==> flow/design.v <==
`timescale 1ns / 1ps
module iir_filter (
    input wire clk,
    input wire rst,
    input wire signed [15:0] x_in,
    output reg signed [15:0] y_out
);
    localparam signed [39:0] B0 =  3947;
    localparam signed [39:0] B1 = -7894;
    localparam signed [39:0] B2 =  3947;
    localparam signed [39:0] A2 = -7891; 
    localparam signed [39:0] A3 =  3801;
    reg signed [39:0] z1;
    reg signed [39:0] z2;
    wire signed [39:0] x_ext;
    wire signed [39:0] b0_x, b1_x, b2_x;
    wire signed [39:0] a2_y, a3_y;
    wire signed [39:0] y_acc;
    assign x_ext = {{24{x_in[15]}}, x_in};
    assign b0_x = x_ext * B0;
    assign b1_x = x_ext * B1;
    assign b2_x = x_ext * B2;
    assign y_acc = b0_x + z1;
    reg signed [15:0] y_comb;
    wire signed [39:0] y_scaled = y_acc >>> 12; 
    always @(*) begin
        if (y_scaled > 32767)      
            y_comb = 32767;
        else if (y_scaled < -32768) 
            y_comb = -32768;
        else                        
            y_comb = y_scaled[15:0];
    end
    wire signed [39:0] y_comb_ext = {{24{y_comb[15]}}, y_comb};
    assign a2_y = y_comb_ext * A2;
    assign a3_y = y_comb_ext * A3;
    always @(posedge clk) begin
        if (rst) begin
            y_out <= 0;
            z1 <= 0;
            z2 <= 0;
        end else begin
            y_out <= y_comb;
            z1 <= b1_x - a2_y + z2;
            z2 <= b2_x - a3_y;
        end
    end
endmodule
`timescale 1ns / 1ps
module threshold_estimator (
    input wire clk,
    input wire rst,
    input wire signed [15:0] data_in,
    output reg signed [15:0] threshold
);
    reg signed [15:0] abs_data;
    always @(*) begin
        if (data_in == -16'd32768) abs_data = 16'd32767;
        else abs_data = (data_in < 0) ? -data_in : data_in;
    end
    localparam K = 14; 
    reg signed [31:0] accumulator;
    always @(posedge clk) begin
        if (rst) begin
            accumulator <= 0;
            threshold <= 0;
        end else begin
            accumulator <= accumulator - (accumulator >>> K) + abs_data;
            threshold <= -(((accumulator >>> K) * 45) >>> 3);
        end
    end
endmodule
`timescale 1ns / 1ps
module spike_detect (
    input wire clk,
    input wire rst,
    input wire signed [15:0] data_in,
    input wire signed [15:0] threshold,
    output reg spike_out
);
    localparam integer LOCKOUT = 20;
    localparam signed [15:0] SATURATION_NEG = -16'd30000;
    reg [4:0] timer;
    always @(posedge clk) begin
        if (rst) begin
            spike_out <= 0;
            timer <= 0;
        end else begin
            spike_out <= 0;
            if (timer > 0) begin
                timer <= timer - 1;
            end else begin
                if ((data_in < threshold) && (data_in > SATURATION_NEG)) begin
                    spike_out <= 1;
                    timer <= LOCKOUT;
                end
            end
        end
    end
endmodule
`timescale 1ns / 1ps
module velocity_decoder (
    input wire clk,
    input wire rst,
    input wire bin_strobe,  
    input wire signed [15:0] bin_count,  
    output reg signed [15:0] velocity  
);
    localparam signed [15:0] M1 = 16'd3891;  
    localparam signed [15:0] M2 = 16'd819;  
    localparam signed [15:0] MAX_VEL = 16'd20480; 
    localparam signed [15:0] MIN_VEL = -16'd20480;
    reg signed [31:0] term1;  
    reg signed [31:0] term2;  
    reg signed [31:0] sum;  
    always @(posedge clk) begin
        if (rst) begin
            velocity <= 0;
        end else if (bin_strobe) begin
            term1 = velocity * M1; 
            term2 = (bin_count * M2) <<< 12;
            sum = term1 + term2;
            if ((sum >>> 12) > MAX_VEL) 
                velocity <= MAX_VEL;
            else if ((sum >>> 12) < MIN_VEL)
                velocity <= MIN_VEL;
            else
                velocity <= sum >>> 12;
        end
    end
endmodule
`timescale 1ns / 1ps
module neural_pipeline_top (
    input wire clk,
    input wire rst,
    input wire signed [15:0] raw_in,
    output wire signed [15:0] vel_out
);
    wire signed [15:0] filt_out;
    wire spike_pulse_raw;  
    reg spike_pulse_safe;  
    wire signed [15:0] auto_threshold;
    reg [17:0] warmup_cnt; 
    always @(posedge clk) begin
        if (rst) begin
            warmup_cnt <= 0;
            spike_pulse_safe <= 0;
        end else begin
            if (warmup_cnt < 150000) 
                warmup_cnt <= warmup_cnt + 1;
            if (warmup_cnt == 150000) 
                spike_pulse_safe <= spike_pulse_raw;
            else 
                spike_pulse_safe <= 0;
        end
    end
    reg [10:0] bin_timer;
    reg bin_strobe;
    reg signed [15:0] bin_accumulator;
    reg signed [15:0] current_bin_count;
    iir_filter u_filter (
        .clk(clk),
        .rst(rst),
        .x_in(raw_in),
        .y_out(filt_out)
    );
    threshold_estimator u_thresh_gen (
        .clk(clk),
        .rst(rst),
        .data_in(filt_out),
        .threshold(auto_threshold)
    );
    spike_detect u_detect (
        .clk(clk),
        .rst(rst),
        .data_in(filt_out),
        .threshold(auto_threshold), 
        .spike_out(spike_pulse_raw) 
    );
    always @(posedge clk) begin
        if (rst) begin
            bin_timer <= 0;
            bin_accumulator <= 0;
            current_bin_count <= 0;
            bin_strobe <= 0;
        end else begin
            bin_strobe <= 0;
            if (spike_pulse_safe)
                bin_accumulator <= bin_accumulator + 1;
            if (bin_timer == 1499) begin
                bin_timer <= 0;
                current_bin_count <= bin_accumulator;
                bin_accumulator <= 0;
                bin_strobe <= 1;
            end else begin
                bin_timer <= bin_timer + 1;
                bin_strobe <= 0;
            end
        end
    end
    velocity_decoder u_decoder (
        .clk(clk),
        .rst(rst),
        .bin_strobe(bin_strobe),
        .bin_count(current_bin_count),
        .velocity(vel_out)
    );
endmodule
Settings: LEC_CHECK=0, CAP_MARGIN=30, CORE_MARGIN=2, CORE_UTILIZATION=72, MAX_ROUTING_LAYER=met4, SETUP_SLACK_MARGIN=-1.09, SLEW_MARGIN=20; clock period 15.0 ns.
run.sh (not shown) runs the stock make flow with config.mk's settings and CLKGATE_MAP_FILE=.
The baseline finished but failed the layout checks on negative setup slack.
Then changed:
--- a/flow/config.mk
+++ b/flow/config.mk
@@ -6,8 +6,11 @@
 export NUM_CORES = 4
 export LEC_CHECK = 0
+export ABC_AREA = 1
 export CAP_MARGIN = 30
 export CORE_MARGIN = 2
 export CORE_UTILIZATION = 72
+export CTS_CLUSTER_DIAMETER = 209
 export MAX_ROUTING_LAYER = met4
+export PLACE_DENSITY_LB_ADDON = 0.04
 export SETUP_SLACK_MARGIN = -1.09
 export SLEW_MARGIN = 20
The changed run finished but fails on negative setup slack.
Via count came out higher by 14%.
Count of clock-buffer cells in the layout decreases by 3.
Sequential cell count is unchanged.
Wire length came out higher by 13%.
Critical path depth went down by 1.
Then changed:
--- a/flow/config.mk
+++ b/flow/config.mk
@@ -7,10 +7,8 @@
 export LEC_CHECK = 0
 export ABC_AREA = 1
-export CAP_MARGIN = 30
+export CAP_MARGIN = 20
 export CORE_MARGIN = 2
 export CORE_UTILIZATION = 72
-export CTS_CLUSTER_DIAMETER = 209
 export MAX_ROUTING_LAYER = met4
-export PLACE_DENSITY_LB_ADDON = 0.04
-export SETUP_SLACK_MARGIN = -1.09
+export PLACE_DENSITY_LB_ADDON = 0.01
 export SLEW_MARGIN = 20
==> flow/constraint.sdc (replaced) <==
create_clock -name core_clock -period 16.1 [get_ports {clk}]
set_input_delay 3.2200 -clock core_clock [delete_from_list [all_inputs] [get_ports {clk}]]
set_output_delay 3.2200 -clock core_clock [all_outputs]
set_load 0.01 [all_outputs]
The new run produced a layout that fails on negative setup slack.
Register-to-register slack gains 1.0 ns.
Utilization is about the same.
Via count is higher by 0.65%.
Setup slack gets better by 0.80 ns.
